Design syntropy_core, start of the top module:
module syntropy_core #(
    parameter DATA_WIDTH = 16,
    parameter ADDR_WIDTH = 8,
    parameter THRESHOLD_DEFAULT = 16'hE666,   
    parameter LEARNING_RATE = 16'h0019,      
    parameter MAX_ITERATIONS = 8'd10
)(
    input wire clk,
    input wire rst_n,
    input wire [DATA_WIDTH-1:0] voltage_drift,     
    input wire [DATA_WIDTH-1:0] packet_loss,       
    input wire [DATA_WIDTH-1:0] temp_variance,     
    input wire [DATA_WIDTH-1:0] phase_jitter,      
    input wire [DATA_WIDTH-1:0] threshold,         
    input wire enable_learning,                    
    input wire mesh_broadcast_en,                  
    output reg stable,                             
    output reg [DATA_WIDTH-1:0] flux_value,        
    output reg [DATA_WIDTH-1:0] correction_vector,  
    output reg [DATA_WIDTH-1:0] optimized_params,  
    output reg learning_active,                    
    output reg mesh_broadcast_req,                 
    input wire [DATA_WIDTH-1:0] mesh_flux_in,      
    input wire [DATA_WIDTH-1:0] mesh_correction_in,  
    input wire mesh_valid_in,                      
    output reg [DATA_WIDTH-1:0] mesh_flux_out,     
    output reg [DATA_WIDTH-1:0] mesh_correction_out,  
    output reg mesh_valid_out,                     
    output reg [7:0] iteration_count,              
    output reg [3:0] state,                        
    output reg error_flag                          
);
Size: roughly 200 flip-flops, ~210 I/O pins, about 0.020 sq mm of cells after synthesis.
clock: 7.47 ns
lec_check: 0
abc_area: 1
cap_margin: 15
cell_pad_in_sites_global_placement: 0
core_aspect_ratio: 0.52
core_margin: 5
core_utilization: 33
gpl_routability_driven: 0
gpl_timing_driven: 0
hold_slack_margin: -0.03
place_density_lb_addon: 0.07
slew_margin: 15
tns_end_percent: 10
run.sh (not shown) runs the stock make flow with config.mk's settings and CLKGATE_MAP_FILE=.
The baseline finished but failed the layout checks on setup timing.
Rerun with:
==> flow/config.mk (replaced) <==
export PLATFORM = sky130hd
export DESIGN_NAME = syntropy_core
export DESIGN_NICKNAME = syntropy_core
export VERILOG_FILES = /design/flow/design.v
export SDC_FILE = /design/flow/constraint.sdc
export NUM_CORES = 4
export LEC_CHECK = 0
export CAP_MARGIN = 20
export CORE_MARGIN = 2
export CORE_UTILIZATION = 71
export CTS_CLUSTER_SIZE = 42
export SLEW_MARGIN = 20
==> flow/constraint.sdc (replaced) <==
create_clock -name core_clock -period 10.5 [get_ports {clk}]
set_input_delay 2.1000 -clock core_clock [delete_from_list [all_inputs] [get_ports {clk}]]
set_output_delay 2.1000 -clock core_clock [all_outputs]
set_load 0.01 [all_outputs]
After rerunning: The new run produced a layout that fails on setup timing. Non-clock buffer count increases by 113. Global-route usage increases by 24 points. Via count increases by 16%.
Rerun with:
--- a/flow/config.mk
+++ b/flow/config.mk
@@ -10,2 +10,3 @@
-export CORE_UTILIZATION = 71
-export CTS_CLUSTER_SIZE = 42
+export CORE_UTILIZATION = 72
+export MAX_ROUTING_LAYER = met4
+export SETUP_SLACK_MARGIN = 2.81
=> This time the run stopped in global routing (5_1_grt) on DPL-0038. Die size decreases slightly. Synthesized area does not change. Synthesized cell count stays the same.
Rerun with:
--- a/flow/config.mk
+++ b/flow/config.mk
@@ -10,3 +10 @@
-export CORE_UTILIZATION = 72
-export MAX_ROUTING_LAYER = met4
-export SETUP_SLACK_MARGIN = 2.81
+export CORE_UTILIZATION = 40
==> flow/constraint.sdc (replaced) <==
create_clock -name core_clock -period 13.0 [get_ports {clk}]
set_input_delay 2.6000 -clock core_clock [delete_from_list [all_inputs] [get_ports {clk}]]
set_output_delay 2.6000 -clock core_clock [all_outputs]
set_load 0.01 [all_outputs]
This time the run finished clean.
Area after synthesis does not change.
Die area grows by 78%.
Synthesized cell count does not change.
Rerun with:
--- a/flow/config.mk
+++ b/flow/config.mk
@@ -8,0 +9 @@
+export CELL_PAD_IN_SITES_DETAIL_PLACEMENT = 1
@@ -10 +11,3 @@
-export CORE_UTILIZATION = 40
+export CORE_UTILIZATION = 56
+export CTS_CLUSTER_SIZE = 62
+export SETUP_SLACK_MARGIN = -0.94
@@ -11,0 +15 @@
+export TNS_END_PERCENT = 5
Effect: With this change the flow finished with setup timing left; core utilization rose by 19 points; via count rose by 11%; cell count fell by 6.2%; cell area fell by 1.4%; worst hold slack is better by 0.0044 ns; first-iteration DRC count rose by 12%; critical path depth rose by 2.

========
Starting RTL as in the previous note.
make LEC_CHECK=0 ABC_AREA=1 CAP_MARGIN=20 CELL_PAD_IN_SITES_GLOBAL_PLACEMENT=0 CORE_ASPECT_RATIO=1.47 CORE_MARGIN=2 CORE_UTILIZATION=72 CTS_CLUSTER_DIAMETER=233 CTS_CLUSTER_SIZE=87 GPL_TIMING_DRIVEN=1 HOLD_SLACK_MARGIN=0.29 PLACE_DENSITY=0.42 SLEW_MARGIN=30 finish   # period 9.23 ns
The first run failed in 5_1_grt, error GRT-0116.
Next try:
Settings changed: ABC_AREA 1 to not set, CELL_PAD_IN_SITES_GLOBAL_PLACEMENT 0 to not set, CORE_ASPECT_RATIO 1.47 to not set, CORE_UTILIZATION 72 to 40, CTS_CLUSTER_DIAMETER 233 to not set, CTS_CLUSTER_SIZE 87 to not set, GPL_TIMING_DRIVEN 1 to not set, HOLD_SLACK_MARGIN 0.29 to not set, PLACE_DENSITY 0.42 to not set, SLEW_MARGIN 30 to 20.
Clock period 9.23 ns to 12.4 ns, I/O delays scaled along.
This time the run completed with no timing, DRC or antenna violations.
Area after synthesis is lower by 2.4%.
Die area is higher by 73%.
Synthesized cell count is lower by 16%.
Next try:
Settings changed: CORE_UTILIZATION 40 to 71, SETUP_SLACK_MARGIN set to 2.91.
Clock period 12.4 ns to 10.5 ns, I/O delays scaled along.
This time the run stopped in 5_1_grt.
Die area falls by 43%.
Area after synthesis is unchanged.
Synthesized cell count does not change.
Next try:
Settings changed: CORE_UTILIZATION 71 to 70.
Outcome:
- The changed run aborted during 5_1_grt
- die size rose by about 1.4%
- synthesized area is unchanged
- synthesized cell count is unchanged
Next try:
Settings changed: ABC_AREA set to 1, SETUP_SLACK_MARGIN 2.91 to not set.
Clock period 10.5 ns to 12.1 ns, I/O delays scaled along.
Outcome: With this change the flow passed the timing, DRC and antenna checks; synthesized cell count grows by 19%; area after synthesis goes up by about 2.5%; die area came out higher by about 2.4%.

========
lane 1:
syntropy_core again, from the RTL that the note above started with.
export LEC_CHECK = 0
export ABC_AREA = 1
export CAP_MARGIN = 20
export CORE_MARGIN = 2
export CORE_UTILIZATION = 69
export CTS_CLUSTER_DIAMETER = 275
export CTS_CLUSTER_SIZE = 99
export PLACE_DENSITY = 0.41
export SLEW_MARGIN = 20
export TNS_END_PERCENT = 10
create_clock -name core_clock -period 6.87 [get_ports {clk}]
For lane 1, the flow was terminated by a tool error in global routing and produced no final design.
Input changes introduced in lane 2 (baseline for comparison: lane 1):
# lane 1
export LEC_CHECK = 0
export ABC_AREA = 1
export CAP_MARGIN = 20
export CORE_MARGIN = 2
export CORE_UTILIZATION = 69
export CTS_CLUSTER_DIAMETER = 275
export CTS_CLUSTER_SIZE = 99
export PLACE_DENSITY = 0.41
export SLEW_MARGIN = 20
export TNS_END_PERCENT = 10
create_clock -name core_clock -period 6.87 [get_ports {clk}]
# lane 2
export LEC_CHECK = 0
export CAP_MARGIN = 20
export CORE_MARGIN = 2
export CORE_UTILIZATION = 58
export SLEW_MARGIN = 20
export TNS_END_PERCENT = 5
create_clock -name core_clock -period 10.1 [get_ports {clk}]
==> comparison <==
What the final checks of lane 2 revealed, after a flow that finished every stage, was a layout that fails on setup timing.
Measured against lane 1, the die extent in x of lane 2 comes out at 1.08 times the reference value.
Changes observed in lane 2 relative to lane 1: number of setup buffers added after CTS dropped 67, number of placement rows now sits higher, core utilization at floorplan shrank by 11 points.
Summary of lane 2 over lane 1: core area climbed about 16%; synthesized cell count dropped 16%.
Compared with lane 1, lane 2 shows a higher post-synthesis mux area share.
The die size of lane 2 exceeds that of lane 1 by 16%.
Compared with lane 1, lane 2 shows a total cell area reported by yosys after synthesis that is 2.4% lower.
The inputs of lane 3 differ from those of lane 2 as listed below.
# lane 2
export LEC_CHECK = 0
export CAP_MARGIN = 20
export CORE_MARGIN = 2
export CORE_UTILIZATION = 58
export SLEW_MARGIN = 20
export TNS_END_PERCENT = 5
create_clock -name core_clock -period 10.1 [get_ports {clk}]
# lane 3
export LEC_CHECK = 0
export CAP_MARGIN = 20
export CORE_MARGIN = 2
export CORE_UTILIZATION = 66
export MAX_ROUTING_LAYER = met4
export SLEW_MARGIN = 20
create_clock -name core_clock -period 10.5 [get_ports {clk}]
==> results <==
The run with more setup slack is lane 3; lane 2 has less. Lower via count was reported by lane 2, not lane 3. Comparing lane 3 and lane 2, the lower global placement routability congestion was measured on lane 2. Nothing crashed in lane 3 and all stages finished; the problem is that the final layout failed, the offending checks being setup timing. What the final checks of lane 2 revealed, after a flow that finished every stage, was a layout that fails on setup timing. In the reports for lane 3 and lane 2, the smaller routed wire length belongs to lane 2. On lane 3: non-clock buffer count is about 4% lower than what lane 2 gave.
Input-level comparison between lane 4 and lane 3:
# lane 3
export LEC_CHECK = 0
export CAP_MARGIN = 20
export CORE_MARGIN = 2
export CORE_UTILIZATION = 66
export MAX_ROUTING_LAYER = met4
export SLEW_MARGIN = 20
create_clock -name core_clock -period 10.5 [get_ports {clk}]
# lane 4
export LEC_CHECK = 0
export CAP_MARGIN = 20
export CORE_MARGIN = 2
export CORE_UTILIZATION = 72
export CTS_CLUSTER_SIZE = 53
export MAX_ROUTING_LAYER = met4
export PLACE_DENSITY = 0.95
export SLEW_MARGIN = 20
create_clock -name core_clock -period 10.5 [get_ports {clk}]
- Of lane 3 and lane 4, only lane 4 never reached the final stage.
- Status: lane 4 FAILED at global routing (tool error)
- Lane 3: complete, dirty (setup timing)
- Lane 4 has total number of placement rows below what lane 3 had.
- Weighted congestion at the end of routability-driven global placement (lower): lane 3
- Going from lane 3 to lane 4, the die area was shrunk.
- In the metrics for lane 4 and lane 3, the one carrying the higher number of resized instances in the post-cts repair step is lane 4.
- In terms of standard cell area after detailed placement, lane 3 and lane 4 differ only marginally.
Changes in lane 5 relative to lane 4:
# lane 4
export LEC_CHECK = 0
export CAP_MARGIN = 20
export CORE_MARGIN = 2
export CORE_UTILIZATION = 72
export CTS_CLUSTER_SIZE = 53
export MAX_ROUTING_LAYER = met4
export PLACE_DENSITY = 0.95
export SLEW_MARGIN = 20
create_clock -name core_clock -period 10.5 [get_ports {clk}]
# lane 5
export LEC_CHECK = 0
export CAP_MARGIN = 20
export CORE_MARGIN = 2
export CORE_UTILIZATION = 72
export CTS_CLUSTER_SIZE = 41
export PLACE_DENSITY = 0.95
export SLEW_MARGIN = 20
create_clock -name core_clock -period 10.5 [get_ports {clk}]
[summary]
Detailed placer's ending HPWL went down by a few percent going from lane 4 to lane 5.
Comparing lane 4 against lane 5, there is no change at all in synthesized area divided by synthesized cell count.
Of lane 5 and lane 4, lane 4 shows the higher pre-CTS worst setup slack, with lane 5 below it.
Re chip area: no difference whatsoever between lane 5 and lane 4.
Lane 4 -> lane 5: share of the yosys chip area belonging to registers delta 0, exact match
Between lane 5 and lane 4, the number of gates resized after cts is lower for lane 4.
Die span in y came out exactly the same in lane 5 and lane 4.
The number of placed instances with taps included on lane 5 is in line with that on lane 4.
Seen in the log of lane 5: GRT-0116 during global routing, after which the run never completed.
Diff lane 4 -> lane 5: cell count listed in synth_stat.txt essentially unchanged; buffers inserted during post-CTS setup optimization moved up.
